===== flow/config.mk =====
export PLATFORM = sky130hd
export DESIGN_NAME = audio_core
export DESIGN_NICKNAME = audio_core
export VERILOG_FILES = /design/flow/design.v
export SDC_FILE = /design/flow/constraint.sdc
export NUM_CORES = 4
export LEC_CHECK = 0
export CAP_MARGIN = 20
export CORE_MARGIN = 2
export CORE_UTILIZATION = 72
export PLACE_DENSITY = 0.55
export SETUP_SLACK_MARGIN = 1.53
export SLEW_MARGIN = 20
export TNS_END_PERCENT = 5

===== flow/constraint.sdc =====
create_clock -name core_clock -period 5.15 [get_ports {clk}]
set_input_delay 1.0300 -clock core_clock [delete_from_list [all_inputs] [get_ports {clk}]]
set_output_delay 1.0300 -clock core_clock [all_outputs]
set_load 0.01 [all_outputs]

===== flow/design.v =====
`timescale 1ns / 1ps
module bpm_from_interval(
    input [31:0] counter, 			   
	 input wire [7:0] default_bpm,   
    output wire [7:0] counted_bpm   
    );
	assign counted_bpm = (counter < 32'd23529 ) ? 254 :  
								(counter < 32'd23622 ) ? 253 :  
								(counter < 32'd23715 ) ? 252 :  
								(counter < 32'd23809 ) ? 251 : 
								(counter < 32'd23904 ) ? 250 :
								(counter < 32'd24000 ) ? 249 :
								(counter < 32'd24096 ) ? 248 :
								(counter < 32'd24193 ) ? 247 :
								(counter < 32'd24291 ) ? 246 :
								(counter < 32'd24390 ) ? 245 :
								(counter < 32'd24489 ) ? 244 :
								(counter < 32'd24590 ) ? 243 :
								(counter < 32'd24691 ) ? 242 :
								(counter < 32'd24793 ) ? 241 :
								(counter < 32'd24896 ) ? 240 :
								(counter < 32'd25000 ) ? 239 :
								(counter < 32'd25104 ) ? 238 :
								(counter < 32'd25210 ) ? 237 :
								(counter < 32'd25316 ) ? 236 :
								(counter < 32'd25423 ) ? 235 :
								(counter < 32'd25531 ) ? 234 :
								(counter < 32'd25641 ) ? 233 :
								(counter < 32'd25751 ) ? 232 :
								(counter < 32'd25862 ) ? 231 :
								(counter < 32'd25974 ) ? 230 :
								(counter < 32'd26086 ) ? 229 :
								(counter < 32'd26200 ) ? 228 :
								(counter < 32'd26315 ) ? 227 :
								(counter < 32'd26431 ) ? 226 :
								(counter < 32'd26548 ) ? 225 :
								(counter < 32'd26666 ) ? 224 :
								(counter < 32'd26785 ) ? 223 :
								(counter < 32'd26905 ) ? 222 :
								(counter < 32'd27027 ) ? 221 :
								(counter < 32'd27149 ) ? 220 :
								(counter < 32'd27272 ) ? 219 :
								(counter < 32'd27397 ) ? 218 :
								(counter < 32'd27522 ) ? 217 :
								(counter < 32'd27649 ) ? 216 :
								(counter < 32'd27777 ) ? 215 :
								(counter < 32'd27906 ) ? 214 :
								(counter < 32'd28037 ) ? 213 :
								(counter < 32'd28169 ) ? 212 :
								(counter < 32'd28301 ) ? 211 :
								(counter < 32'd28436 ) ? 210 :
								(counter < 32'd28571 ) ? 209 :
								(counter < 32'd28708 ) ? 208 :
								(counter < 32'd28846 ) ? 207 :
								(counter < 32'd28985 ) ? 206 :
								(counter < 32'd29126 ) ? 205 :
								(counter < 32'd29268 ) ? 204 :
								(counter < 32'd29411 ) ? 203 :
								(counter < 32'd29556 ) ? 202 :
								(counter < 32'd29702 ) ? 201 :
								(counter < 32'd29850 ) ? 200 :
								(counter < 32'd30000 ) ? 199 :
								(counter < 32'd30150 ) ? 198 :
								(counter < 32'd30303 ) ? 197 :
								(counter < 32'd30456 ) ? 196 :
								(counter < 32'd30612 ) ? 195 :
								(counter < 32'd30769 ) ? 194 :
								(counter < 32'd30927 ) ? 193 :
								(counter < 32'd31088 ) ? 192 :
								(counter < 32'd31250 ) ? 191 :
								(counter < 32'd31413 ) ? 190 :
								(counter < 32'd31578 ) ? 189 :
								(counter < 32'd31746 ) ? 188 :
								(counter < 32'd31914 ) ? 187 :
								(counter < 32'd32085 ) ? 186 :
								(counter < 32'd32258 ) ? 185 :
								(counter < 32'd32432 ) ? 184 :
								(counter < 32'd32608 ) ? 183 :
								(counter < 32'd32786 ) ? 182 :
								(counter < 32'd32967 ) ? 181 :
								(counter < 32'd33149 ) ? 180 :
								(counter < 32'd33333 ) ? 179 :
								(counter < 32'd33519 ) ? 178 :
								(counter < 32'd33707 ) ? 177 :
								(counter < 32'd33898 ) ? 176 :
								(counter < 32'd34090 ) ? 175 :
								(counter < 32'd34285 ) ? 174 :
								(counter < 32'd34482 ) ? 173 :
								(counter < 32'd34682 ) ? 172 :
								(counter < 32'd34883 ) ? 171 :
								(counter < 32'd35087 ) ? 170 :
								(counter < 32'd35294 ) ? 169 :
								(counter < 32'd35502 ) ? 168 :
								(counter < 32'd35714 ) ? 167 :
								(counter < 32'd35928 ) ? 166 :
								(counter < 32'd36144 ) ? 165 :
								(counter < 32'd36363 ) ? 164 :
								(counter < 32'd36585 ) ? 163 :
								(counter < 32'd36809 ) ? 162 :
								(counter < 32'd37037 ) ? 161 :
								(counter < 32'd37267 ) ? 160 :
								(counter < 32'd37500 ) ? 159 :
								(counter < 32'd37735 ) ? 158 :
								(counter < 32'd37974 ) ? 157 :
								(counter < 32'd38216 ) ? 156 :
								(counter < 32'd38461 ) ? 155 :
								(counter < 32'd38709 ) ? 154 :
								(counter < 32'd38961 ) ? 153 :
								(counter < 32'd39215 ) ? 152 :
								(counter < 32'd39473 ) ? 151 :
								(counter < 32'd39735 ) ? 150 :
								(counter < 32'd40000 ) ? 149 :
								(counter < 32'd40268 ) ? 148 :
								(counter < 32'd40540 ) ? 147 :
								(counter < 32'd40816 ) ? 146 :
								(counter < 32'd41095 ) ? 145 :
								(counter < 32'd41379 ) ? 144 :
								(counter < 32'd41666 ) ? 143 :
								(counter < 32'd41958 ) ? 142 :
								(counter < 32'd42253 ) ? 141 :
								(counter < 32'd42553 ) ? 140 :
								(counter < 32'd42857 ) ? 139 :
								(counter < 32'd43165 ) ? 138 :
								(counter < 32'd43478 ) ? 137 :
								(counter < 32'd43795 ) ? 136 :
								(counter < 32'd44117 ) ? 135 :
								(counter < 32'd44444 ) ? 134 :
								(counter < 32'd44776 ) ? 133 :
								(counter < 32'd45112 ) ? 132 :
								(counter < 32'd45454 ) ? 131 :
								(counter < 32'd45801 ) ? 130 :
								(counter < 32'd46153 ) ? 129 :
								(counter < 32'd46511 ) ? 128 :
								(counter < 32'd46875 ) ? 127 :
								(counter < 32'd47244 ) ? 126 :
								(counter < 32'd47619 ) ? 125 :
								(counter < 32'd48000 ) ? 124 :
								(counter < 32'd48387 ) ? 123 :
								(counter < 32'd48780 ) ? 122 :
								(counter < 32'd49180 ) ? 121 :
								(counter < 32'd49586 ) ? 120 :
								(counter < 32'd50000 ) ? 119 :
								(counter < 32'd50420 ) ? 118 :
								(counter < 32'd50847 ) ? 117 :
								(counter < 32'd51282 ) ? 116 :
								(counter < 32'd51724 ) ? 115 :
								(counter < 32'd52173 ) ? 114 :
								(counter < 32'd52631 ) ? 113 :
								(counter < 32'd53097 ) ? 112 :
								(counter < 32'd53571 ) ? 111 :
								(counter < 32'd54054 ) ? 110 :
								(counter < 32'd54545 ) ? 109 :
								(counter < 32'd55045 ) ? 108 :
								(counter < 32'd55555 ) ? 107 :
								(counter < 32'd56074 ) ? 106 :
								(counter < 32'd56603 ) ? 105 :
								(counter < 32'd57142 ) ? 104 :
								(counter < 32'd57692 ) ? 103 :
								(counter < 32'd58252 ) ? 102 :
								(counter < 32'd58823 ) ? 101 :
								(counter < 32'd59405 ) ? 100 :
								(counter < 32'd60000 ) ? 99 :
								(counter < 32'd60606 ) ? 98 :
								(counter < 32'd61224 ) ? 97 :
								(counter < 32'd61855 ) ? 96 :
								(counter < 32'd62500 ) ? 95 :
								(counter < 32'd63157 ) ? 94 :
								(counter < 32'd63829 ) ? 93 :
								(counter < 32'd64516 ) ? 92 :
								(counter < 32'd65217 ) ? 91 :
								(counter < 32'd65934 ) ? 90 :
								(counter < 32'd66666 ) ? 89 :
								(counter < 32'd67415 ) ? 88 :
								(counter < 32'd68181 ) ? 87 :
								(counter < 32'd68965 ) ? 86 :
								(counter < 32'd69767 ) ? 85 :
								(counter < 32'd70588 ) ? 84 :
								(counter < 32'd71428 ) ? 83 :
								(counter < 32'd72289 ) ? 82 :
								(counter < 32'd73170 ) ? 81 :
								(counter < 32'd74074 ) ? 80 :
								(counter < 32'd75000 ) ? 79 :
								(counter < 32'd75949 ) ? 78 :
								(counter < 32'd76923 ) ? 77 :
								(counter < 32'd77922 ) ? 76 :
								(counter < 32'd78947 ) ? 75 :
								(counter < 32'd80000 ) ? 74 :
								(counter < 32'd81081 ) ? 73 :
								(counter < 32'd82191 ) ? 72 :
								(counter < 32'd83333 ) ? 71 :
								(counter < 32'd84507 ) ? 70 :
								(counter < 32'd85714 ) ? 69 :
								(counter < 32'd86956 ) ? 68 :
								(counter < 32'd88235 ) ? 67 :
								(counter < 32'd89552 ) ? 66 :
								(counter < 32'd90909 ) ? 65 :
								(counter < 32'd92307 ) ? 64 :
								(counter < 32'd93750 ) ? 63 :
								(counter < 32'd95238 ) ? 62 :
								(counter < 32'd96774 ) ? 61 :
								(counter < 32'd98360 ) ? 60 :
								(counter < 32'd100000 ) ? 59 :
								(counter < 32'd101694 ) ? 58 :
								(counter < 32'd103448 ) ? 57 :
								(counter < 32'd105263 ) ? 56 :
								(counter < 32'd107142 ) ? 55 :
								(counter < 32'd109090 ) ? 54 :
								(counter < 32'd111111 ) ? 53 :
								(counter < 32'd113207 ) ? 52 :
								(counter < 32'd115384 ) ? 51 :
								(counter < 32'd117647 ) ? 50 :
								(counter < 32'd120000 ) ? 49 :
								(counter < 32'd122448 ) ? 48 :
								(counter < 32'd125000 ) ? 47 :
								(counter < 32'd127659 ) ? 46 :
								(counter < 32'd130434 ) ? 45 :
								(counter < 32'd133333 ) ? 44 :
								(counter < 32'd136363 ) ? 43 :
								(counter < 32'd139534 ) ? 42 :
								(counter < 32'd142857 ) ? 41 :
								(counter < 32'd146341 ) ? 40 :
								(counter < 32'd150000 ) ? 39 :
								(counter < 32'd153846 ) ? 38 :
								(counter < 32'd157894 ) ? 37 :
								(counter < 32'd162162 ) ? 36 :
								(counter < 32'd166666 ) ? 35 :
								(counter < 32'd171428 ) ? 34 :
								(counter < 32'd176470 ) ? 33 :
								(counter < 32'd181818 ) ? 32 :
								(counter < 32'd187500 ) ? 31 :
								(counter < 32'd193548 ) ? 30 : default_bpm;
endmodule
`timescale 1ns / 1ps
module bpmcalculator(
	 input wire clk,  		 	 	  
	 input wire rst,  		 	 	  
	 input wire tick,  		 	 	  
    input wire beat, 				  
	 input wire [7:0] default_bpm,  
    output wire [7:0] bpm_out  	  
    );
	parameter SMALLEST_ALLOWABLE_INTERVAL = 32'd23529;
	parameter LONGEST_ALLOWABLE_INTERVAL = 32'd200000;
	parameter STARTING_BPM = 8'd80; 
	reg [31:0] counter; 
	wire [7:0] counted_bpm; 
	reg [7:0] buffer[0:3]; 
	reg [1:0] oldest_index; 
	reg [9:0] bpm_sum; 
	reg prev_beat; 
	assign bpm_out = bpm_sum[9:2]; 
	bpm_from_interval bfi (
    .counter(counter), 
    .default_bpm(default_bpm), 
    .counted_bpm(counted_bpm)
    );
	always @(posedge clk) begin 
		if (rst) begin 
		bpm_sum <= STARTING_BPM*4; 
		buffer[0] <= STARTING_BPM; 
		buffer[1] <= STARTING_BPM; 
		buffer[2] <= STARTING_BPM; 
		buffer[3] <= STARTING_BPM; 
		counter <= 0; 
		oldest_index <= 0; 
		prev_beat <= 0; 
		end else if (!tick) begin 
		end else if ((counter > LONGEST_ALLOWABLE_INTERVAL) ||    
			 (beat && ~prev_beat && (counter >= SMALLEST_ALLOWABLE_INTERVAL)))   
		begin 
			bpm_sum <= bpm_sum + ({2'b00, counted_bpm} - {2'b00, buffer[oldest_index]}); 
			buffer[oldest_index] <= counted_bpm; 
			oldest_index <= (oldest_index == 3) ? 2'd0 : oldest_index+2'd1; 
			prev_beat <= 1; 
			counter <= 0; 
		end else begin 
			counter <= counter + 1; 
			prev_beat <= beat; 
		end 
	end
endmodule
`timescale 1ns / 1ps
module beatmaker(
	 input clk,
	 input rst,
    input signed [15:0] accel,
    output reg beat
    );
	reg signed [15:0] prev_accel; 
	always @(posedge clk) begin 
		if (rst) begin
			beat <= 0; 
			prev_accel <= 0; 
		end else if ( (accel > 10000 && prev_accel < 10000) || (accel < 10000 && prev_accel > 10000) ) begin
			beat <= ~beat;
			prev_accel <= accel;
		end else begin
			prev_accel <= accel;
		end
	end
endmodule
module BPM_lut(lookup, scaler);
	input [7:0] lookup;
	output [19:0] scaler;
	assign scaler =(lookup == 8'd1)   ? 10000 :
						(lookup == 8'd2)   ? 5000  :
						(lookup == 8'd3)   ? 3333  :
						(lookup == 8'd4)   ? 2500  :
						(lookup == 8'd5)   ? 2000  :
						(lookup == 8'd6)   ? 1667  :
						(lookup == 8'd7)   ? 1429  :
						(lookup == 8'd8)   ? 1250  :
						(lookup == 8'd9)   ? 1111  :
						(lookup == 8'd10)  ? 1000  :
						(lookup == 8'd11)  ? 909   :
						(lookup == 8'd12)  ? 833   : 
						(lookup == 8'd13)  ? 769   :
						(lookup == 8'd14)  ? 714   : 
						(lookup == 8'd15)  ? 667   :
						(lookup == 8'd16)  ? 625   :
						(lookup == 8'd17)  ? 588 :
						(lookup == 8'd18)  ? 556 :
						(lookup == 8'd19)  ? 526 : 
						(lookup == 8'd20)  ? 500 :
						(lookup == 8'd21)  ? 476 : 
						(lookup == 8'd22)  ? 455 :
						(lookup == 8'd23)  ? 435 :
						(lookup == 8'd24)  ? 417 :
						(lookup == 8'd25)  ? 400 :
						(lookup == 8'd26)  ? 385 :
						(lookup == 8'd27)  ? 370 :
						(lookup == 8'd28)  ? 357 :
						(lookup == 8'd29)  ? 345 :
						(lookup == 8'd30)  ? 333 : 
						(lookup == 8'd31)  ? 323 : 
						(lookup == 8'd32)  ? 313 :
						(lookup == 8'd33)  ? 303 :
						(lookup == 8'd34)  ? 294 :
						(lookup == 8'd35)  ? 286 :
						(lookup == 8'd36)  ? 278 :
						(lookup == 8'd37)  ? 270 :
						(lookup == 8'd38)  ? 263 :
						(lookup == 8'd39)  ? 256 :
						(lookup == 8'd40)  ? 250 :
						(lookup == 8'd41)  ? 244 :
						(lookup == 8'd42)  ? 238 :
						(lookup == 8'd43)  ? 233 :
						(lookup == 8'd44)  ? 227 :
						(lookup == 8'd45)  ? 222 :
						(lookup == 8'd46)  ? 217 :
						(lookup == 8'd47)  ? 213 :
						(lookup == 8'd48)  ? 208 :
						(lookup == 8'd49)  ? 204 :
						(lookup == 8'd50)  ? 200 :
						(lookup == 8'd51)  ? 196 :
						(lookup == 8'd52)  ? 192 : 
						(lookup == 8'd53)  ? 189 :
						(lookup == 8'd54)  ? 185 : 
						(lookup == 8'd55)  ? 182 :
						(lookup == 8'd56)  ? 179 :
						(lookup == 8'd57)  ? 175 : 
						(lookup == 8'd58)  ? 172 :
						(lookup == 8'd59)  ? 169 :
						(lookup == 8'd60)  ? 167 :
						(lookup == 8'd61)  ? 164 :
						(lookup == 8'd62)  ? 161 :
						(lookup == 8'd63)  ? 159 :
						(lookup == 8'd64)  ? 156 :
						(lookup == 8'd65)  ? 154 :
						(lookup == 8'd66)  ? 152 :
						(lookup == 8'd67)  ? 149 :
						(lookup == 8'd68)  ? 147 :
						(lookup == 8'd69)  ? 145 :
						(lookup == 8'd70)  ? 143 :
						(lookup == 8'd71)  ? 141 :
						(lookup == 8'd72)  ? 139 :
						(lookup == 8'd73)  ? 137 :
						(lookup == 8'd74)  ? 135 :
						(lookup == 8'd75)  ? 133 :
						(lookup == 8'd76)  ? 132 :
						(lookup == 8'd77)  ? 130 :
						(lookup == 8'd78)  ? 128 :
						(lookup == 8'd79)  ? 127 :
						(lookup == 8'd80)  ? 125 :
						(lookup == 8'd81)  ? 123 :
						(lookup == 8'd82)  ? 122 :
						(lookup == 8'd83)  ? 120 :
						(lookup == 8'd84)  ? 119 :
						(lookup == 8'd85)  ? 118 :
						(lookup == 8'd86)  ? 116 :
						(lookup == 8'd87)  ? 115 :
						(lookup == 8'd88)  ? 114 :
						(lookup == 8'd89)  ? 112 :
						(lookup == 8'd90)  ? 111 :
						(lookup == 8'd91)  ? 110 :
						(lookup == 8'd92)  ? 109 :
						(lookup == 8'd93)  ? 108 :
						(lookup == 8'd94)  ? 106 :
						(lookup == 8'd95)  ? 105 :
						(lookup == 8'd96)  ? 104 : 
						(lookup == 8'd97)  ? 103 :
						(lookup == 8'd98)  ? 102 :
						(lookup == 8'd99)  ? 101 :
						(lookup == 8'd100) ? 100 :
						(lookup == 8'd101) ? 99 : 
						(lookup == 8'd102) ? 98 :
						(lookup == 8'd103) ? 97 :
						(lookup == 8'd104) ? 96 :
						(lookup == 8'd105) ? 95 :
						(lookup == 8'd106) ? 94 :
						(lookup == 8'd107) ? 93 :
						(lookup == 8'd108) ? 93 :
						(lookup == 8'd109) ? 92 :
						(lookup == 8'd110) ? 91 :
						(lookup == 8'd111) ? 90 :
						(lookup == 8'd112) ? 89 :
						(lookup == 8'd113) ? 89 :
						(lookup == 8'd114) ? 88 :
						(lookup == 8'd115) ? 87 :
						(lookup == 8'd116) ? 86 :
						(lookup == 8'd117) ? 85 :
						(lookup == 8'd118) ? 85 :
						(lookup == 8'd119) ? 84 :
						(lookup == 8'd120) ? 83 :
						(lookup == 8'd121) ? 83 :
						(lookup == 8'd122) ? 82 :
						(lookup == 8'd123) ? 81 :
						(lookup == 8'd124) ? 81 :
						(lookup == 8'd125) ? 80 :
						(lookup == 8'd126) ? 79 :
						(lookup == 8'd127) ? 79 :
						(lookup == 8'd128) ? 78 :
						(lookup == 8'd129) ? 78 :
						(lookup == 8'd130) ? 77 :
						(lookup == 8'd131) ? 76 :
						(lookup == 8'd132) ? 76 :
						(lookup == 8'd133) ? 75 :
						(lookup == 8'd134) ? 75 :
						(lookup == 8'd135) ? 74 :
						(lookup == 8'd136) ? 74 :
						(lookup == 8'd137) ? 73 :
						(lookup == 8'd138) ? 72 :
						(lookup == 8'd139) ? 72 : 
						(lookup == 8'd140) ? 71 :
						(lookup == 8'd141) ? 71 :
						(lookup == 8'd142) ? 70 :
						(lookup == 8'd143) ? 70 :
						(lookup == 8'd144) ? 69 :
						(lookup == 8'd145) ? 69 :
						(lookup == 8'd146) ? 68 :
						(lookup == 8'd147) ? 68 :
						(lookup == 8'd148) ? 68 :
						(lookup == 8'd149) ? 67 :
						(lookup == 8'd150) ? 67 :
						(lookup == 8'd151) ? 66 :
						(lookup == 8'd152) ? 66 :
						(lookup == 8'd153) ? 65 :
						(lookup == 8'd154) ? 65 :
						(lookup == 8'd155) ? 65 :
						(lookup == 8'd156) ? 64 :
						(lookup == 8'd157) ? 64 :
						(lookup == 8'd158) ? 63 :
						(lookup == 8'd159) ? 63 :
						(lookup == 8'd160) ? 63 :
						(lookup == 8'd161) ? 62 :
						(lookup == 8'd162) ? 62 :
						(lookup == 8'd163) ? 61 :
						(lookup == 8'd164) ? 61 :
						(lookup == 8'd165) ? 61 : 
						(lookup == 8'd166) ? 60 :
						(lookup == 8'd167) ? 60 :
						(lookup == 8'd168) ? 60 :
						(lookup == 8'd169) ? 59 :
						(lookup == 8'd170) ? 59 :
						(lookup == 8'd171) ? 58 :
						(lookup == 8'd172) ? 58 :
						(lookup == 8'd173) ? 58 :
						(lookup == 8'd174) ? 57 :
						(lookup == 8'd175) ? 57 :
						(lookup == 8'd176) ? 57 :
						(lookup == 8'd177) ? 57 :
						(lookup == 8'd178) ? 56 :
						(lookup == 8'd179) ? 56 :
						(lookup == 8'd180) ? 56 :
						(lookup == 8'd181) ? 55 :
						(lookup == 8'd182) ? 55 :
						(lookup == 8'd183) ? 55 :
						(lookup == 8'd184) ? 54 :
						(lookup == 8'd185) ? 54 :
						(lookup == 8'd186) ? 54 :
						(lookup == 8'd187) ? 53 :
						(lookup == 8'd188) ? 53 :
						(lookup == 8'd189) ? 53 :
						(lookup == 8'd190) ? 53 :
						(lookup == 8'd191) ? 52 :
						(lookup == 8'd192) ? 52 :
						(lookup == 8'd193) ? 52 :
						(lookup == 8'd194) ? 52 :
						(lookup == 8'd195) ? 51 : 
						(lookup == 8'd196) ? 51 :
						(lookup == 8'd197) ? 51 :
						(lookup == 8'd198) ? 51 :
						(lookup == 8'd199) ? 50 :
						(lookup == 8'd200) ? 50 :
						(lookup == 8'd201) ? 50 :
						(lookup == 8'd202) ? 50 :
						(lookup == 8'd203) ? 49 :
						(lookup == 8'd204) ? 49 :
						(lookup == 8'd205) ? 49 :
						(lookup == 8'd206) ? 49 :
						(lookup == 8'd207) ? 48 :
						(lookup == 8'd208) ? 48 :
						(lookup == 8'd209) ? 48 :
						(lookup == 8'd210) ? 48 :
						(lookup == 8'd211) ? 47 :
						(lookup == 8'd212) ? 47 :
						(lookup == 8'd213) ? 47 :
						(lookup == 8'd214) ? 47 :
						(lookup == 8'd215) ? 47 :
						(lookup == 8'd216) ? 46 :
						(lookup == 8'd217) ? 46 :
						(lookup == 8'd218) ? 46 :
						(lookup == 8'd219) ? 46 :
						(lookup == 8'd220) ? 45 :
						(lookup == 8'd221) ? 45 : 
						(lookup == 8'd222) ? 45 :
						(lookup == 8'd223) ? 45 :
						(lookup == 8'd224) ? 45 :
						(lookup == 8'd225) ? 44 :
						(lookup == 8'd226) ? 44 :
						(lookup == 8'd227) ? 44 :
						(lookup == 8'd228) ? 44 :
						(lookup == 8'd229) ? 44 :
						(lookup == 8'd230) ? 43 :
						(lookup == 8'd231) ? 43 :
						(lookup == 8'd232) ? 43 :
						(lookup == 8'd233) ? 43 :
						(lookup == 8'd234) ? 43 :
						(lookup == 8'd235) ? 43 :
						(lookup == 8'd236) ? 42 :
						(lookup == 8'd237) ? 42 :
						(lookup == 8'd238) ? 42 :
						(lookup == 8'd239) ? 42 :
						(lookup == 8'd240) ? 42 :
						(lookup == 8'd241) ? 41 :
						(lookup == 8'd242) ? 41 :
						(lookup == 8'd243) ? 41 :
						(lookup == 8'd244) ? 41 :
						(lookup == 8'd245) ? 41 :
						(lookup == 8'd246) ? 41 :
						(lookup == 8'd247) ? 40 :
						(lookup == 8'd248) ? 40 : 
						(lookup == 8'd249) ? 40 :
						(lookup == 8'd250) ? 40 :
						(lookup == 8'd251) ? 40 :
						(lookup == 8'd252) ? 40 :
						(lookup == 8'd253) ? 40 :
						(lookup == 8'd254) ? 39 :
						(lookup == 8'd255) ? 39 :
						  20'hFFFFF;
endmodule
module BPM_prescaler(CLK, RST, TICK, BPM, slowCLK, slowRise);
	input CLK;
	input RST;
	input TICK;	 
	output slowRise;	 
	input [7:0] BPM;
	output reg slowCLK;
	wire [19:0] scaler;
	BPM_lut U1 (BPM, scaler);
	reg [19:0] counter;  
	wire [19:0] counter_inc = counter + 20'd1;
	assign slowRise = !RST && TICK && !slowCLK && (counter_inc >= scaler/2);
	always @ (posedge CLK) begin
		if (RST) begin
			counter <= 0;
			slowCLK <= 0;
		end else if (TICK) begin
		counter <= counter_inc;
		if (counter_inc >= scaler/2) begin
			counter <= 0;
			slowCLK <= ~slowCLK;
		end
		end
	end
endmodule
module  duration_lut (input [3:0] lookup, output [15:0] duration);
	parameter
		BREVE     			= 16'd48000,		 
		SEMIBREVE			= 16'd24000,		 
		DOTTED_MINIM		= 16'd18000,		 
		MINIM					= 16'd12000,		 
		DOTTED_CROTCHET	= 16'd9000,			 
		CROTCHET 			= 16'd6000,			 
		DOTTED_QUAVER 		= 16'd4500,			 
		QUAVER  				= 16'd3000,			 
		TUPLET				= 16'd2000,			 
		SEMIQUAVER			= 16'd1500,			 
		UNDEF					= 16'd1000;			 
	assign duration = (lookup == 4'd1)  ? SEMIQUAVER 	   :
						   (lookup == 4'd2)  ? TUPLET			   :
							(lookup == 4'd3)  ? QUAVER			   :
							(lookup == 4'd4)  ? DOTTED_QUAVER   :
							(lookup == 4'd5)  ? CROTCHET		   :
							(lookup == 4'd6)  ? DOTTED_CROTCHET :
							(lookup == 4'd7)  ? MINIM			   :
							(lookup == 4'd8)  ? DOTTED_MINIM	   :
							(lookup == 4'd9)  ? SEMIBREVE		   :
							(lookup == 4'd10) ? BREVE			   :
							    UNDEF			   ;
endmodule
module timing_controller (CLK, RST, TICK, BPM, MODE, NOTE, START, EN, DONE);
	input 				 CLK; 	 
	input 				 RST; 	 
	input 				 TICK; 	 
	input [1:0]		   MODE;		 
	input [3:0]			NOTE;		 
	input 			  START;     
	input [7:0] 	 	 BPM;		 
	output reg 			  EN;		 
	wire [15:0]	  DURATION;		 
	output reg 			DONE;		 
	reg [15:0] counter;
	parameter
		NORMAL   = 2'b00,
		STACCATO = 2'b01,
		SLURRED  = 2'b10,
		BPM_COMM = 2'b11;
	duration_lut dur_lut_blk (NOTE[3:0],  DURATION);
	wire slowCLK, slowRise;
	BPM_prescaler bpm_pre_blk (CLK, RST, TICK, BPM, slowCLK, slowRise);
	always @ (posedge CLK) begin
		if (RST) begin
			EN 	  <= 1;
			counter <= 0;
			DONE 	  <= 0;
		end else if (slowRise && START) begin
			DONE <= 0;
			counter <= counter + 1;
			case (MODE) 
				NORMAL  : begin if (counter <= DURATION/128*125) EN <= 1; else EN <= 0; end
				STACCATO: begin if (counter <= DURATION/128*102) EN <= 1; else EN <= 0; end
				SLURRED : begin if (counter <= DURATION)         EN <= 1; end
			endcase
			if (counter == DURATION) begin
				counter <= 0;
				DONE <= 1;
			end
		end
	end
endmodule
module sin_lut (input [5:0] lookup, output [7:0] value);
	assign value = (lookup == 6'd0)  ? 128 :
						(lookup == 6'd1)  ? 140 :
						(lookup == 6'd2)  ? 152 :
						(lookup == 6'd3)  ? 165 :
						(lookup == 6'd4)  ? 176 :
						(lookup == 6'd5)  ? 188 :
						(lookup == 6'd6)  ? 198 :
						(lookup == 6'd7)  ? 208 :
						(lookup == 6'd8)  ? 218 :
						(lookup == 6'd9)  ? 226 :
						(lookup == 6'd10) ? 234 :
						(lookup == 6'd11) ? 240 :
						(lookup == 6'd12) ? 245 :
						(lookup == 6'd13) ? 250 :
						(lookup == 6'd14) ? 253 :
						(lookup == 6'd15) ? 254 :
						(lookup == 6'd16) ? 255 :
						(lookup == 6'd17) ? 254 :
						(lookup == 6'd18) ? 253 :
						(lookup == 6'd19) ? 250 :
						(lookup == 6'd20) ? 245 :
						(lookup == 6'd21) ? 240 :
						(lookup == 6'd22) ? 234 :
						(lookup == 6'd23) ? 226 :
						(lookup == 6'd24) ? 218 :
						(lookup == 6'd25) ? 208 :
						(lookup == 6'd26) ? 198 :
						(lookup == 6'd27) ? 188 :
						(lookup == 6'd28) ? 176 : 
						(lookup == 6'd29) ? 165 : 
						(lookup == 6'd30) ? 152 :
						(lookup == 6'd31) ? 140 :
						(lookup == 6'd32) ? 128 :
						(lookup == 6'd33) ? 115 :
						(lookup == 6'd34) ? 103 :
						(lookup == 6'd35) ? 90  :
						(lookup == 6'd36) ? 79  :
						(lookup == 6'd37) ? 67  :
						(lookup == 6'd38) ? 57  : 
						(lookup == 6'd39) ? 47  :
						(lookup == 6'd40) ? 37  :
						(lookup == 6'd41) ? 29  :
						(lookup == 6'd42) ? 21  :
						(lookup == 6'd43) ? 15  :
						(lookup == 6'd44) ? 10  :
						(lookup == 6'd45) ? 5   :
						(lookup == 6'd46) ? 2   :
						(lookup == 6'd47) ? 1   :
						(lookup == 6'd48) ? 0   :
						(lookup == 6'd49) ? 1   :
						(lookup == 6'd50) ? 2   : 
						(lookup == 6'd51) ? 5   :
						(lookup == 6'd52) ? 10  :
						(lookup == 6'd53) ? 15  :
						(lookup == 6'd54) ? 21  :
						(lookup == 6'd55) ? 29  :
						(lookup == 6'd56) ? 37  :
						(lookup == 6'd57) ? 47  :
						(lookup == 6'd58) ? 57  :
						(lookup == 6'd59) ? 67  :
						(lookup == 6'd60) ? 79  : 
						(lookup == 6'd61) ? 90  : 
						(lookup == 6'd62) ? 103 :
						(lookup == 6'd63) ? 115 :
						  0  ;
endmodule
module tone_lut64 (input [5:0] tone, output [13:0] sixty_fourth_period);
	parameter
				REST= 14'd1000,	 
				C3  = 14'd11945,
				C3S = 14'd11275,
				D3  = 14'd10642,
				D3S = 14'd10045,
				E3  = 14'd9481,
				F3  = 14'd8949,
				F3S = 14'd8446,
				G3  = 14'd7972,
				G3S = 14'd7525,
				A3  = 14'd7103,
				A3S = 14'd6704,
				B3  = 14'd6328,
				C4  = 14'd5973,
				C4S = 14'd5638,
				D4  = 14'd5321,
				D4S = 14'd5022,
				E4  = 14'd4741,
				F4  = 14'd4475,
				F4S = 14'd4223,
				G4  = 14'd3986,
				G4S = 14'd3763,
				A4  = 14'd3552,
				A4S = 14'd3352,
				B4  = 14'd3164,
				C5  = 14'd2987,
				C5S = 14'd2819,
				D5  = 14'd2661,
				D5S = 14'd2511,
				E5  = 14'd2370,
				F5  = 14'd2237,
				F5S = 14'd2112,
				G5  = 14'd1993,
				G5S = 14'd1882,
				A5  = 14'd1776,
				A5S = 14'd1676,
				B5  = 14'd1582,
				C6  = 14'd1493,
				C6S = 14'd1410,
				D6  = 14'd1331,
				D6S = 14'd1256,
				E6  = 14'd1185,
				F6  = 14'd1119,
				F6S = 14'd1056,
				G6  = 14'd997,
				G6S = 14'd941,
				A6  = 14'd888,
				A6S = 14'd838,
				B6  = 14'd791;
	assign sixty_fourth_period =
										(tone == 6'd0)  ? REST:
									   (tone == 6'd1)  ? C3  :
									   (tone == 6'd2)  ? C3S :
									   (tone == 6'd3)  ? D3  :
										(tone == 6'd4)  ? D3S :
										(tone == 6'd5)  ? E3  :
										(tone == 6'd6)  ? F3  :
										(tone == 6'd7)  ? F3S :
										(tone == 6'd8)  ? G3  :
										(tone == 6'd9)  ? G3S :
										(tone == 6'd10)  ? A3  :
										(tone == 6'd11) ? A3S :
										(tone == 6'd12) ? B3  :
										(tone == 6'd13) ? C4  :
										(tone == 6'd14) ? C4S :
										(tone == 6'd15) ? D4  :
										(tone == 6'd16) ? D4S :
										(tone == 6'd17) ? E4  :
										(tone == 6'd18) ? F4  :
										(tone == 6'd19) ? F4S :
										(tone == 6'd20) ? G4  :
										(tone == 6'd21) ? G4S :
										(tone == 6'd22) ? A4  :
										(tone == 6'd23) ? A4S :
										(tone == 6'd24) ? B4  :
										(tone == 6'd25) ? C5  :
										(tone == 6'd26) ? C5S :
										(tone == 6'd27) ? D5  :
										(tone == 6'd28) ? D5S :
										(tone == 6'd29) ? E5  :
										(tone == 6'd30) ? F5  :
										(tone == 6'd31) ? F5S :
										(tone == 6'd32) ? G5  :
										(tone == 6'd33) ? G5S :
										(tone == 6'd34) ? A5  :
										(tone == 6'd35) ? A5S :
										(tone == 6'd36) ? B5  :
										(tone == 6'd37) ? C6  :
										(tone == 6'd38) ? C6S :
										(tone == 6'd39) ? D6  :
										(tone == 6'd40) ? D6S :
										(tone == 6'd41) ? E6  :
										(tone == 6'd42) ? F6  :
										(tone == 6'd43) ? F6S :
										(tone == 6'd44) ? G6  :
										(tone == 6'd45) ? G6S :
										(tone == 6'd46) ? A6  :
										(tone == 6'd47) ? A6S :
										(tone == 6'd48) ? B6  :
										   0 ;
endmodule
module pwm (input CLK, input RST, input [7:0] duty, input [3:0] VOL, output P);
	reg [11:0] counter;
	reg [11:0] latched_comp;
	assign P = (counter[11:0] < latched_comp) ? 1 : 0;
	always @ (posedge CLK) begin
		if (RST) begin
		counter <= 0;
		latched_comp <= 0;
		end else begin
		counter <= counter + 1;
		if (counter == 12'hFFF) begin
			latched_comp <= VOL*duty;
		end
		end
	end	
endmodule
module tone(CLK, RST, TONE, EN, VOL, P);
	input 				 CLK;		 
	input 				 RST;		 
	input 		[5:0] TONE; 	 
	input					  EN;		 
	input			[3:0]  VOL;		 
	output 					P;		 
	reg [5:0] lookup_value;		 
	wire [13:0] 	 period;			 
	wire [7:0] 	  duty_cmp;
	reg [13:0] 		counter;			 
	parameter TONE_MAX = 6'd48;
	pwm pwm_block (CLK, RST, duty_cmp, VOL, P);
	tone_lut64 tone_lut_block (TONE, period);
	sin_lut sin_lut_block (lookup_value, duty_cmp);
	parameter counter_max = 14'd11945;
	always @(posedge CLK) begin
		if (RST) begin
			counter <= 0;
			lookup_value <= 0;
		end else if (EN && (VOL != 4'h0) && (TONE != 6'd0 && TONE <= TONE_MAX)) begin
			counter <= counter + 1;
			if (counter > counter_max) counter <= 0;
			if (counter >= period) begin
				counter <= 14'd0;
				lookup_value <= lookup_value + 1;
			end	
		end
	end
endmodule
module byte_to_BCD(input [7:0] bin, output reg [11:0] BCD);
   reg [19:0] shift;
   integer i;
   always @(*)
   begin
      shift[19:8] = 0;
      shift[7:0] = bin;
      for (i=0; i<8; i=i+1) begin
         if (shift[11:8] >= 5)
            shift[11:8] = shift[11:8] + 3;
         if (shift[15:12] >= 5)
            shift[15:12] = shift[15:12] + 3;
         if (shift[19:16] >= 5)
            shift[19:16] = shift[19:16] + 3;
         shift = shift << 1;
      end
		BCD[11:0] = shift[19:8];
   end
endmodule
module bcdtoseg(nLT, nRBI, A3, A2, A1, A0, nBI,
				nRBO, nA, nB, nC, nD, nE, nF, nG);
	input  nLT, nRBI, A3, A2, A1, A0, nBI;
	output nRBO, nA, nB, nC, nD, nE, nF, nG;
	wire  [3:0] SEGIN;
	reg   [6:0] nSEGOUT;
	assign   SEGIN[3] = A3;
	assign   SEGIN[2] = A2;
	assign   SEGIN[1] = A1;
	assign   SEGIN[0] = A0;
	assign   nA = nSEGOUT[6];
	assign   nB = nSEGOUT[5];
	assign   nC = nSEGOUT[4];
	assign   nD = nSEGOUT[3];
	assign   nE = nSEGOUT[2];
	assign   nF = nSEGOUT[1];
	assign   nG = nSEGOUT[0];
	assign nRBO = ~(~nBI || (~nRBI && (SEGIN == 4'd0) && nLT));
	always @ (nRBO or nLT or SEGIN) begin
		if (~nRBO) begin
			nSEGOUT = ~7'b0000000; 
		end else if (~nLT) begin
			nSEGOUT = ~7'b1111111; 
		end else begin 
			case (SEGIN)
				4'd0:     nSEGOUT = ~7'b1111110; 
				4'd1:     nSEGOUT = ~7'b0110000;
				4'd2:     nSEGOUT = ~7'b1101101;
				4'd3:     nSEGOUT = ~7'b1111001;
				4'd4:     nSEGOUT = ~7'b0110011;
				4'd5:     nSEGOUT = ~7'b1011011;
				4'd6:     nSEGOUT = ~7'b1011111;
				4'd7:     nSEGOUT = ~7'b1110000;
				4'd8:     nSEGOUT = ~7'b1111111;
				4'd9:     nSEGOUT = ~7'b1111011;
				4'hF:		 nSEGOUT = ~7'b1100111;	 
				default:  nSEGOUT = ~7'b0000000;
			endcase
		end
	end
endmodule
module display(CLK, RST, BPM, PLAY, SEGA, SEGD);
	input 			CLK;		 
	input 			RST;		 
	input [7:0]		BPM;		 
	input 		  PLAY;		 
	output reg [3:0] 	SEGA; 		 
	output [7:0] 	SEGD; 		    
	wire [11:0] BCD;
	reg [3:0]			CURRENT_DIG; 
	byte_to_BCD btb_blk (BPM, BCD);
	bcdtoseg seg_disp_blk (1'b1, 1'b1, CURRENT_DIG[3], CURRENT_DIG[2], CURRENT_DIG[1], CURRENT_DIG[0], 1'b1,  
				, SEGD[7], SEGD[6], SEGD[5], SEGD[4], SEGD[3], SEGD[2], SEGD[1]);
	assign SEGD[0] = 1;
	reg [16:0] waveCount;
	wire [16:0] waveNext = waveCount + 17'd1;
	parameter
		KHZ_WAVE = 17'd100000,  
		DISP_D0  = ~4'b0001,
		DISP_D1  = ~4'b0010,
		DISP_D2  = ~4'b0100,
		DISP_D3  = ~4'b1000,
		DISP_OFF = ~4'b0000;
	always @(posedge CLK) begin
		if (RST) begin
		waveCount <= 0;
		SEGA <= ~4'h0;
		CURRENT_DIG[3:0] <= 4'h0;
		end else begin
		waveCount <= waveNext;
	if (waveNext < KHZ_WAVE/4) begin
			if (~PLAY)  begin
				SEGA <= DISP_D0;
				CURRENT_DIG <= 4'hF;
			end else begin
				SEGA <= DISP_OFF;
				CURRENT_DIG <= 4'd0;
			end
		end else if (waveNext < KHZ_WAVE/2) begin
			SEGA <= DISP_D1;
			CURRENT_DIG <= BCD[11:8];
		end else if (waveNext < KHZ_WAVE*3/4) begin
			SEGA <= DISP_D2;
			CURRENT_DIG <= BCD[7:4];
		end else if (waveNext < KHZ_WAVE)begin
			SEGA <= DISP_D3;
			CURRENT_DIG <= BCD[3:0];		
		end else 
			waveCount <= 0;
		end
	end
endmodule
`timescale 1ns / 1ps
module double_thermometer(
    input signed [15:0] accel,
    output wire [7:0] out
    );
	 assign out = 	(accel == 16'd0)     ? 8'b00011000 :
						(accel < -16'd24576) ? 8'b10000000 : 
						(accel < -16'd16384) ? 8'b01000000 : 
						(accel < -16'd8192 ) ? 8'b00100000 : 
						(accel <  16'd0    ) ? 8'b00010000 : 
						(accel <  16'd8192 ) ? 8'b00001000 : 
						(accel <  16'd16384) ? 8'b00000100 : 
						(accel <  16'd24576) ? 8'b00000010 : 8'b00000001;
endmodule
`timescale 1ns / 1ps
module audio_core(
	input clk,          
	input rst,          
	input tick,         
	input tick_1m,      
	input [15:0] accel_z,     
	input accel_valid,        
	output wire beat,   
	output [7:0] LED,   
	input PB_PLY, 	     
	input [3:0]  VOL,	  
	output P,		     
	output [3:0] SEGA,  
	output [7:0] SEGD,  
	output [7:0] BPM,   
	input [15:0] DATA,	  
	output note_req,      
	output song_end       
	);
	parameter
		NORMAL   = 2'b00,
		STACCATO = 2'b01,
		SLURRED  = 2'b10,
		BPM_COMM = 2'b11;
	reg [15:0] accel_out;        
	wire  [1:0] MODE;    
	wire  [3:0] NOTE;	   
	wire  [5:0] TONE;	   
	wire        DONE;   
	wire 	  END_SONG;
	wire 			  EN;
	reg PLAY;
	wire [7:0] DEFAULT_BPM = 8'd80;  
	reg LATCH_PB_PLY;      
	always @(posedge clk) begin
		if (rst) begin
			PLAY <= 0;
			LATCH_PB_PLY <= 0;
		end else begin
			if (PB_PLY && ~LATCH_PB_PLY)
				PLAY <= ~PLAY;
			LATCH_PB_PLY <= PB_PLY;
		end
	end
	always @ (posedge clk) begin
		if (rst)
			accel_out <= 0;
		else if (accel_valid)
			accel_out <= accel_z; 
	end
	assign MODE 	 = (DATA[15:14] == BPM_COMM) ? NORMAL :  DATA[15:14];
	assign NOTE 	 = (DATA[15:14] == BPM_COMM) ? 4'b0	 :  DATA[3:0];
	assign TONE 	 = DATA[13:8];
	assign END_SONG = PLAY && (DATA[15:14] == BPM_COMM) && (DATA[7:0] == 0);
	assign song_end = END_SONG;
	assign note_req = DONE & PLAY;
	double_thermometer LED_display (
		.accel(accel_out), 
		.out(LED)
		);
	beatmaker bm (
		 .clk(clk), 
		 .rst(rst),
		 .accel(accel_out), 
		 .beat(beat)
		 );
	bpmcalculator bpmcalc (
		.clk(clk), 
		.rst(rst),
		.tick(tick),
		.beat(beat), 
		.default_bpm(DEFAULT_BPM),
		.bpm_out(BPM)
	);
	timing_controller timing_ctrl_blk (clk, rst, tick_1m, BPM, MODE, NOTE, PLAY, EN, DONE);
	display  disp_blk (clk, rst, BPM, PLAY, SEGA, SEGD);
	tone     tone_blk (clk, rst, TONE, EN & PLAY ,VOL, P);
endmodule

===== flow/run.sh =====
#!/bin/bash
# the make line also repeats each setting of config.mk as NAME=value (left out here)
make -C /OpenROAD-flow-scripts/flow DESIGN_CONFIG=/design/flow/config.mk WORK_HOME=/design/flow/orfs CLKGATE_MAP_FILE= finish

==> impl_metrics.env, run 1 <==
# physical design summary
export IMPL_top_cells_by_area="dfxtp_1 14%, ha_1 9.9%, a21oi_1 6.5%, o21ai_0 6.1%, nor2_1 5.5%"
export IMPL_ys_cells=3930
export IMPL_gp_congestion=1.505
export IMPL_top_cell="nor2_1"
export IMPL_port_buffers=70
export IMPL_fa_ha_area_share_pct=13.49
export IMPL_die_y_um=201.6
export IMPL_fp_util_pct=72.90
export IMPL_ys_sh_xor_pct=4.051
export IMPL_error_message="[ERROR DPL-0033] detailed placement checks failed during check placement."
export IMPL_synth_cell_type_count=112
export IMPL_ys_seq_share_pct=17.45
export IMPL_top_cell_area_share_pct=14.03
export IMPL_avgSynthCellArea_sq_um=7.153
export IMPL_ys_warn_count=10
export IMPL_die_x_um=201.6
export IMPL_async_reset_ff_share_pct=0
export IMPL_yosys_area_sq_mm=0.02811
export IMPL_synthAoiAreaFrac_pct=31.08
export IMPL_status="did not finish"
export IMPL_mux_area_share_pct=2.288
export IMPL_synth_logic_top_family="AND-OR/OR-AND gates"
export IMPL_top_area_cell="dfxtp_1"
export IMPL_top_cells_by_count="410 x nor2_1, 367 x a21oi_1, 340 x o21ai_0, 334 x nand2_1, 223 x ha_1"
export IMPL_dpl_hpwl_um=100100
export IMPL_ys_flops=229
export IMPL_syn_inst=3930
export IMPL_simple_gate_area_share_pct=24.69
export IMPL_die_area_sq_mm=0.04064
export IMPL_failed_stage="clock tree synthesis"
export IMPL_synth_area_sq_mm=0.02811
export IMPL_synth_main_ff_cell="dfxtp_1"
export IMPL_rows=72
export IMPL_synth_edff_count=32
export IMPL_ios=74
export IMPL_core_region_area_sq_mm=0.03856
through the flow:
stage	hold slack [ns]	setup TNS [ns]	area [sq um]	worst slack, ns	cells
floorplan	0.4252	-6.973	28380	-1.103	3931
global placement	0.4410	-9.049	35630	-1.809	5143
detailed placement	0.4562	-32.65	35630	-2.351	5143
==> run 2: changes to the inputs <==
CORE_UTILIZATION = 8   (was 72)
SETUP_SLACK_MARGIN = unset   (was 1.53)
TNS_END_PERCENT = unset   (was 5)
clock period = 14.3 ns   (was 5.15 ns; I/O delays follow)
==> run 2 against run 1 <==
Now clean on timing, DRC and antenna. Synthesized area unchanged. Die size rose to 8.8 times the previous value. Synthesized cell count unchanged.
==> impl_metrics.env, run 2 <==
# flow metrics
export IMPL_status="complete, no violations"
export IMPL_period_used_pct=64.04
export IMPL_ys_warn_count=10
export IMPL_comb_power_share_pct=25.0
export IMPL_finalSetupTns_ns=0
export IMPL_grt_first_pass_wirelength_um=199500
export IMPL_clock_fmax_ghz=0.1092
export IMPL_leakagePower_uw=0.01181
export IMPL_areaGrowthSynthToFinish_pct=25.30
export IMPL_grt_pass1_vias=29310
export IMPL_finalClockSkew_ns=0.02972
export IMPL_place_ws_ns=4.519
export IMPL_async_reset_ff_share_pct=0
export IMPL_p_int_uw=1329
export IMPL_dpl_hpwl_um=101000
export IMPL_synth_area_sq_mm=0.02811
export IMPL_htreeDepth=1
export IMPL_reg2regPathDepth=27
export IMPL_p_seq_share_pct=34.1
export IMPL_cts_tree="yes"
export IMPL_cp_end_kind="flop"
export IMPL_drt_iter0_markers=3656
export IMPL_power_total_uw=1997
export IMPL_synth_edff_count=32
export IMPL_top_cell="nor2_1"
export IMPL_powerComb_uw=499
export IMPL_antenna_found_initial=5
export IMPL_fp_util_pct=8.044
export IMPL_slowest_stage="clkdlybuf4s50_1"
export IMPL_mux_area_share_pct=2.288
export IMPL_layoutNonFillerInstCount=8464
export IMPL_dp_cells=8402
export IMPL_critPathBufInv=4
export IMPL_ys_sh_xor_pct=4.051
export IMPL_die_y_um=596.8
export IMPL_powerSeq_uw=680
export IMPL_clk_latency_ns=0.66
export IMPL_crit_start="DATA[0]"
export IMPL_gp_congestion=0.9920
export IMPL_synth_cell_type_count=112
export IMPL_path_class="in -> reg"
export IMPL_avgSynthCellArea_sq_um=7.153
export IMPL_final_nets=4151
export IMPL_ys_flops=229
export IMPL_syn_inst=3930
export IMPL_path_clk_slew_ns=0.06
export IMPL_power_share_clock_pct=40.9
export IMPL_antenna_left=0
export IMPL_p_clk_uw=818
export IMPL_yosys_area_sq_mm=0.02811
export IMPL_min_period_ns=9.158
export IMPL_layout_setup_ws_ns=5.142
export IMPL_crit_end="timing_ctrl_blk.EN"
export IMPL_hold_path_class="reg -> reg"
export IMPL_cts_buffers=31
export IMPL_slew_viol_final=0
export IMPL_wire_per_inst_um=16.10
export IMPL_worstPathArrival_ns=9.71
export IMPL_cts_root_buf="clkbuf_16"
export IMPL_slew_headroom_pct=19.92
export IMPL_drcViolationCount=0
export IMPL_tightest_slew_ns=1.189
export IMPL_path_depth=27
export IMPL_r2r_start="bpmcalc.counter[5]"
export IMPL_top_cells_by_count="410 x nor2_1, 367 x a21oi_1, 340 x o21ai_0, 334 x nand2_1, 223 x ha_1"
export IMPL_drt_pass1_iter_count=6
export IMPL_ios=74
export IMPL_max_stage_delay_ns=0.58
export IMPL_warning_count=53
export IMPL_fa_ha_area_share_pct=13.49
export IMPL_synth_main_ff_cell="dfxtp_1"
export IMPL_viasPerCell=3.661
export IMPL_grt_max_degree=100
export IMPL_rsz0062_at_grt="false"
export IMPL_top_cell_area_share_pct=14.03
export IMPL_min_from="tone_blk.pwm_block.counter[0]"
export IMPL_r2r_end="bpmcalc.bpm_sum[9]"
export IMPL_max_vdd_ir_drop_mv=0.08883
export IMPL_vias=30980
export IMPL_grt_util_all_layers_pct=7.268
export IMPL_top_cells_by_area="dfxtp_1 14%, ha_1 9.9%, a21oi_1 6.5%, o21ai_0 6.1%, nor2_1 5.5%"
export IMPL_top_area_cell="dfxtp_1"
export IMPL_ys_seq_share_pct=17.45
export IMPL_grt_overflow=0
export IMPL_logic_area_sq_mm=0.02134
export IMPL_setup_viol=0
export IMPL_p_sw_uw=667.5
export IMPL_core_region_area_sq_mm=0.3494
export IMPL_final_hold_viol_count=0
export IMPL_start_kind="input port"
export IMPL_r2r_slack_ns=6.19
export IMPL_clockBufferDepth=3
export IMPL_synth_logic_top_family="AND-OR/OR-AND gates"
export IMPL_maxPowerGroup="clock"
export IMPL_die_area_sq_mm=0.3561
export IMPL_cp_data_required_time_ns=14.85
export IMPL_synthAoiAreaFrac_pct=31.08
export IMPL_whs_path_depth=1
export IMPL_cts_resized=0
export IMPL_port_buffers=70
export IMPL_max_cap_violations=0
export IMPL_hold_buffers=0
export IMPL_ys_cells=3930
export IMPL_worstPathMaxFanout=10
export IMPL_rows=217
export IMPL_die_x_um=596.8
export IMPL_fillers=40560
export IMPL_cp_top_family="adder cells"
export IMPL_min_to="tone_blk.pwm_block.counter[0]"
export IMPL_post_cts_setup_buffer_count=0
export IMPL_wl_um=136300
export IMPL_cts_sinks=229
export IMPL_swShare_pct=33.43
export IMPL_simple_gate_area_share_pct=24.69
export IMPL_p_per_area_mw_per_mm2=56.69
export IMPL_flop_area_sq_mm=0.004913
## run 2: through the flow
| stage | hold WS [ns] | cell area, sq um | util (%) |
|---|---|---|---|
| global placement | 0.4377 | 34160 | 9.776 |
| global route | 0.4881 | 35210 | 10.08 |
| finish | 0.4547 | 35220 | 10.08 |
| detailed placement | 0.4475 | 34170 | 9.778 |
| CTS | 0.4602 | 35200 | 10.07 |
| floorplan | 0.4252 | 28110 | - |
## run 2: cell type report
cell class              instances  area share, %
well taps                    4599          16.34
clock buffers                  35          2.302
inverters                     191          2.050
clock inverters                23         0.6430
multi-input cells            3215          60.60
diodes                          4        0.02842
repair buffers                168          4.093
flip-flops and latches        229          13.95
## run 2: layer usage
layer,share of wire [%],global-route usage [%],up-vias
met3,8.6,1.724,335
met4,5.1,3.059,2
met1,42,9.324,14900
met2,44,11.57,1466
met5,0.012,0,-
li1,-,-,14280
==> run 3: changes to the inputs <==
CAP_MARGIN = 15   (was 20)
CELL_PAD_IN_SITES_DETAIL_PLACEMENT = 2   (was unset)
CELL_PAD_IN_SITES_GLOBAL_PLACEMENT = 3   (was unset)
CORE_UTILIZATION = 40   (was 8)
CTS_CLUSTER_DIAMETER = 77   (was unset)
GPL_ROUTABILITY_DRIVEN = 1   (was unset)
HOLD_SLACK_MARGIN = 0.3   (was unset)
MAX_ROUTING_LAYER = met4   (was unset)
PLACE_DENSITY = unset   (was 0.55)
TNS_END_PERCENT = 55   (was unset)
clock period = 5.7 ns   (was 14.3 ns; I/O delays follow)
==> run 3 against run 2 <==
The run now fails in detailed placement. Synthesized area is the same. Synthesized cell count did not move. Die size shrank 80%.
==> impl_metrics.env, run 3 <==
# physical design summary
export IMPL_status="did not finish"
export IMPL_failed_stage="detailed placement"
export IMPL_error_message="[ERROR DPL-0033] detailed placement checks failed during check placement."
export IMPL_yosys_area_sq_mm=0.02811
export IMPL_top_area_cell="dfxtp_1"
export IMPL_synth_area_sq_mm=0.02811
export IMPL_fp_util_pct=40.28
export IMPL_synthAoiAreaFrac_pct=31.08
export IMPL_syn_inst=3930
export IMPL_synth_main_ff_cell="dfxtp_1"
export IMPL_core_region_area_sq_mm=0.06979
export IMPL_top_cell="nor2_1"
export IMPL_rows=97
export IMPL_synth_edff_count=32
export IMPL_ios=74
export IMPL_ys_sh_xor_pct=4.051
export IMPL_ys_seq_share_pct=17.45
export IMPL_ys_flops=229
export IMPL_gp_congestion=1.281
export IMPL_synth_logic_top_family="AND-OR/OR-AND gates"
export IMPL_synth_cell_type_count=112
export IMPL_top_cell_area_share_pct=14.03
export IMPL_port_buffers=70
export IMPL_avgSynthCellArea_sq_um=7.153
export IMPL_die_y_um=269.1
export IMPL_fa_ha_area_share_pct=13.49
export IMPL_die_x_um=269.1
export IMPL_simple_gate_area_share_pct=24.69
export IMPL_mux_area_share_pct=2.288
export IMPL_top_cells_by_area="dfxtp_1 14%, ha_1 9.9%, a21oi_1 6.5%, o21ai_0 6.1%, nor2_1 5.5%"
export IMPL_ys_cells=3930
export IMPL_ys_warn_count=10
export IMPL_async_reset_ff_share_pct=0
export IMPL_die_area_sq_mm=0.07241
export IMPL_top_cells_by_count="410 x nor2_1, 367 x a21oi_1, 340 x o21ai_0, 334 x nand2_1, 223 x ha_1"
-- run 3: per-stage QoR --
step	total power, uW	instances
after floorplan	2667	3931
after global placement	3179	5460
==> run 4: changes to the inputs <==
CAP_MARGIN = 35   (was 15)
CELL_PAD_IN_SITES_GLOBAL_PLACEMENT = unset   (was 3)
CTS_CLUSTER_DIAMETER = unset   (was 77)
GPL_ROUTABILITY_DRIVEN = 0   (was 1)
clock period = 10.2 ns   (was 5.7 ns; I/O delays follow)
==> run 4 against run 3 <==
The run fails in global routing. Synthesized area is the same. Die size is the same. Synthesized cell count is the same.
==> impl_metrics.env, run 4 <==
# physical design summary
export IMPL_error_message="[ERROR GRT-0232] Routing congestion too high. Check the congestion heatmap in the GUI."
export IMPL_synth_cell_type_count=112
export IMPL_ys_warn_count=10
export IMPL_rows=97
export IMPL_post_cts_setup_buffer_count=0
export IMPL_top_cells_by_count="410 x nor2_1, 367 x a21oi_1, 340 x o21ai_0, 334 x nand2_1, 223 x ha_1"
export IMPL_top_area_cell="dfxtp_1"
export IMPL_port_buffers=70
export IMPL_clockBufferDepth=3
export IMPL_fp_util_pct=40.28
export IMPL_place_ws_ns=0.4716
export IMPL_ys_flops=229
export IMPL_grt_overflow=229
export IMPL_synth_area_sq_mm=0.02811
export IMPL_simple_gate_area_share_pct=24.69
export IMPL_placed_cell_area_sq_mm=0.02940
export IMPL_ys_cells=3930
export IMPL_yosys_area_sq_mm=0.02811
export IMPL_top_cell="nor2_1"
export IMPL_die_y_um=269.1
export IMPL_async_reset_ff_share_pct=0
export IMPL_die_area_sq_mm=0.07241
export IMPL_hold_buffers=0
export IMPL_dp_cells=4723
export IMPL_ys_seq_share_pct=17.45
export IMPL_grt_util_all_layers_pct=72.67
export IMPL_core_region_area_sq_mm=0.06979
export IMPL_cts_root_buf="clkbuf_16"
export IMPL_ys_sh_xor_pct=4.051
export IMPL_mux_area_share_pct=2.288
export IMPL_dpl_hpwl_um=122100
export IMPL_fa_ha_area_share_pct=13.49
export IMPL_die_x_um=269.1
export IMPL_cts_buffers=30
export IMPL_synth_main_ff_cell="dfxtp_1"
export IMPL_failed_stage="global routing"
export IMPL_avgSynthCellArea_sq_um=7.153
export IMPL_cts_sinks=229
export IMPL_synth_logic_top_family="AND-OR/OR-AND gates"
export IMPL_top_cells_by_area="dfxtp_1 14%, ha_1 9.9%, a21oi_1 6.5%, o21ai_0 6.1%, nor2_1 5.5%"
export IMPL_htreeDepth=1
export IMPL_ios=74
export IMPL_syn_inst=3930
export IMPL_status="did not finish"
export IMPL_top_cell_area_share_pct=14.03
export IMPL_synthAoiAreaFrac_pct=31.08
export IMPL_synth_edff_count=32
export IMPL_cts_resized=0
## run 4: metrics by stage
step                power [uW]  utilization, %
floorplan                 1482               -
detailed placement        1779           42.13
CTS                       3035           43.67
global placement          1642           42.02
## run 4: metal layers
layer  GRT overflow  GRT usage, %
met1             14         70.35
met2             86         88.83
met3             29         57.11
met4            100         69.67
met5              -             -
==> run 5: changes to the inputs <==
CAP_MARGIN = 20   (was 35)
CELL_PAD_IN_SITES_DETAIL_PLACEMENT = unset   (was 2)
CORE_UTILIZATION = 58   (was 40)
GPL_ROUTABILITY_DRIVEN = unset   (was 0)
HOLD_SLACK_MARGIN = unset   (was 0.3)
MAX_ROUTING_LAYER = unset   (was met4)
TNS_END_PERCENT = unset   (was 55)
clock period = 6.76 ns   (was 10.2 ns; I/O delays follow)
==> run 5 against run 4 <==
Now fails the layout checks on setup timing. Synthesized area is the same. Die size is 31% lower. Synthesized cell count did not move.
==> impl_metrics.env, run 5 <==
# flow metrics
export IMPL_hold_buffers=0
export IMPL_cts_buffers=24
export IMPL_path_clk_slew_ns=0.06
export IMPL_max_vdd_ir_drop_mv=0.2207
export IMPL_comb_power_share_pct=35.3
export IMPL_wl_met3_um=19950
export IMPL_drt_iter0_markers=6854
export IMPL_top_cell="nor2_1"
export IMPL_grt_max_degree=81
export IMPL_rsz0062_at_grt="true"
export IMPL_maxPowerGroup="combinational cells"
export IMPL_design_area_sq_mm=0.03314
export IMPL_worstPathArrival_ns=7.54
export IMPL_clockBufferDepth=3
export IMPL_simple_gate_area_share_pct=24.69
export IMPL_grt_first_pass_wirelength_um=191000
export IMPL_htreeDepth=1
export IMPL_ys_warn_count=10
export IMPL_slowest_stage="fa_1"
export IMPL_p_seq_share_pct=33.2
export IMPL_ys_cells=3930
export IMPL_top_cells_by_count="410 x nor2_1, 367 x a21oi_1, 340 x o21ai_0, 334 x nand2_1, 223 x ha_1"
export IMPL_wl_met2_um=54010
export IMPL_clock_fmax_ghz=0.1409
export IMPL_r2r_start="bpmcalc.counter[15]"
export IMPL_logic_area_sq_mm=0.02173
export IMPL_crit_start="DATA[0]"
export IMPL_avgSynthCellArea_sq_um=7.153
export IMPL_cp_end_kind="flop"
export IMPL_synthAoiAreaFrac_pct=31.08
export IMPL_status="failed layout checks"
export IMPL_fillers=3680
export IMPL_die_y_um=224.1
export IMPL_antenna_found_initial=9
export IMPL_grt_util_all_layers_pct=48.43
export IMPL_final_nets=4493
export IMPL_drcViolationCount=0
export IMPL_fp_util_pct=58.87
export IMPL_p_clk_uw=1360
export IMPL_placed_cell_area_sq_mm=0.03185
export IMPL_top_cell_area_share_pct=14.03
export IMPL_min_period_ns=7.097
export IMPL_drt_pass1_iter_count=14
export IMPL_period_used_pct=105.0
export IMPL_synth_logic_top_family="AND-OR/OR-AND gates"
export IMPL_cp_data_required_time_ns=7.20
export IMPL_path_depth=27
export IMPL_flop_area_sq_mm=0.004912
export IMPL_p_int_uw=2812
export IMPL_warning_count=56
export IMPL_slew_viol_final=0
export IMPL_critPathBufInv=5
export IMPL_antenna_left=0
export IMPL_tightest_slew_ns=1.099
export IMPL_slew_headroom_pct=26.56
export IMPL_r2r_end="bpmcalc.bpm_sum[9]"
export IMPL_clk_latency_ns=0.58
export IMPL_gp_congestion=1.256
export IMPL_hold_path_class="reg -> reg"
export IMPL_wl_met1_um=46520
export IMPL_min_to="disp_blk.SEGA[3]"
export IMPL_reg2regPathDepth=27
export IMPL_max_stage_delay_ns=0.64
export IMPL_cp_top_family="adder cells"
export IMPL_ys_sh_xor_pct=4.051
export IMPL_r2r_slack_ns=0.10
export IMPL_dpl_hpwl_um=92910
export IMPL_top_cells_by_area="dfxtp_1 14%, ha_1 9.9%, a21oi_1 6.5%, o21ai_0 6.1%, nor2_1 5.5%"
export IMPL_leakagePower_uw=0.01351
export IMPL_cts_root_buf="clkbuf_16"
export IMPL_synth_cell_type_count=112
export IMPL_p_sw_uw=1517
export IMPL_async_reset_ff_share_pct=0
export IMPL_worstPathMaxFanout=7
export IMPL_p_per_area_mw_per_mm2=130.6
export IMPL_die_area_sq_mm=0.05024
export IMPL_wl_um=131200
export IMPL_finalClockSkew_ns=0.05113
export IMPL_max_cap_violations=0
export IMPL_top_area_cell="dfxtp_1"
export IMPL_powerComb_uw=1530
export IMPL_synth_area_sq_mm=0.02811
export IMPL_start_kind="input port"
export IMPL_vias=35670
export IMPL_power_total_uw=4328
export IMPL_synth_main_ff_cell="dfxtp_1"
export IMPL_violations="setup timing"
export IMPL_grt_overflow=0
export IMPL_ys_flops=229
export IMPL_whs_path_depth=2
export IMPL_path_class="in -> reg"
export IMPL_final_core_util_pct=69.41
export IMPL_ys_seq_share_pct=17.45
export IMPL_fa_ha_area_share_pct=13.49
export IMPL_cts_tree="yes"
export IMPL_grt_pass1_vias=33040
export IMPL_areaGrowthSynthToFinish_pct=17.90
export IMPL_crit_end="timing_ctrl_blk.EN"
export IMPL_final_hold_viol_count=0
export IMPL_min_from="disp_blk.SEGA[3]"
export IMPL_synth_edff_count=32
export IMPL_swShare_pct=35.04
export IMPL_highest_layer="met5"
export IMPL_wire_per_inst_um=27.25
export IMPL_viasPerCell=7.406
export IMPL_layout_setup_ws_ns=-0.3373
export IMPL_powerSeq_uw=1440
export IMPL_yosys_area_sq_mm=0.02811
export IMPL_port_buffers=70
export IMPL_mux_area_share_pct=2.288
export IMPL_cts_sinks=229
export IMPL_holdWs_ns=0.4744
export IMPL_core_region_area_sq_mm=0.04775
export IMPL_die_x_um=224.1
export IMPL_syn_inst=3930
export IMPL_power_share_clock_pct=31.5
export IMPL_setup_viol=1
export IMPL_ios=74
export IMPL_rows=80
-- run 5: repair_timing --
item,in CTS,in global routing
endpoints found under the hold margin,0,0
setup buffers,3,8
pin swaps,13,32
gates resized,22,93
setup endpoints to repair,3,46
cloned,1,0
-- run 5: routing by layer --
metal  vias up  track usage, %
li1      14930               -
met1     16350           59.13
met2      3397           73.67
met3       987           18.06
met4         4           26.56
met5         -               0
-- run 5: area by class of cell --
type | instances | share of cell area [%]
inverters | 191 | 2.178
clock inverters | 14 | 0.3662
repair buffers | 517 | 12.73
well taps | 615 | 2.322
multi-input cells | 3215 | 65.58
clock buffers | 30 | 1.971
flip-flops and latches | 229 | 14.82
diodes | 5 | 0.03775
-- run 5: per-stage QoR --
step                      TNS (ns)  worst slack, ns  instances
after floorplan                  0         0.002114       3931
after global placement      -1.825          -0.8558       4755
after detailed placement    -1.014          -0.9947       4756
after CTS                        0          0.01408       4804
after global routing       -0.6541          -0.4976       4812
final                      -0.3373          -0.3373       4816
Power is estimated from default activity; no workload was simulated.
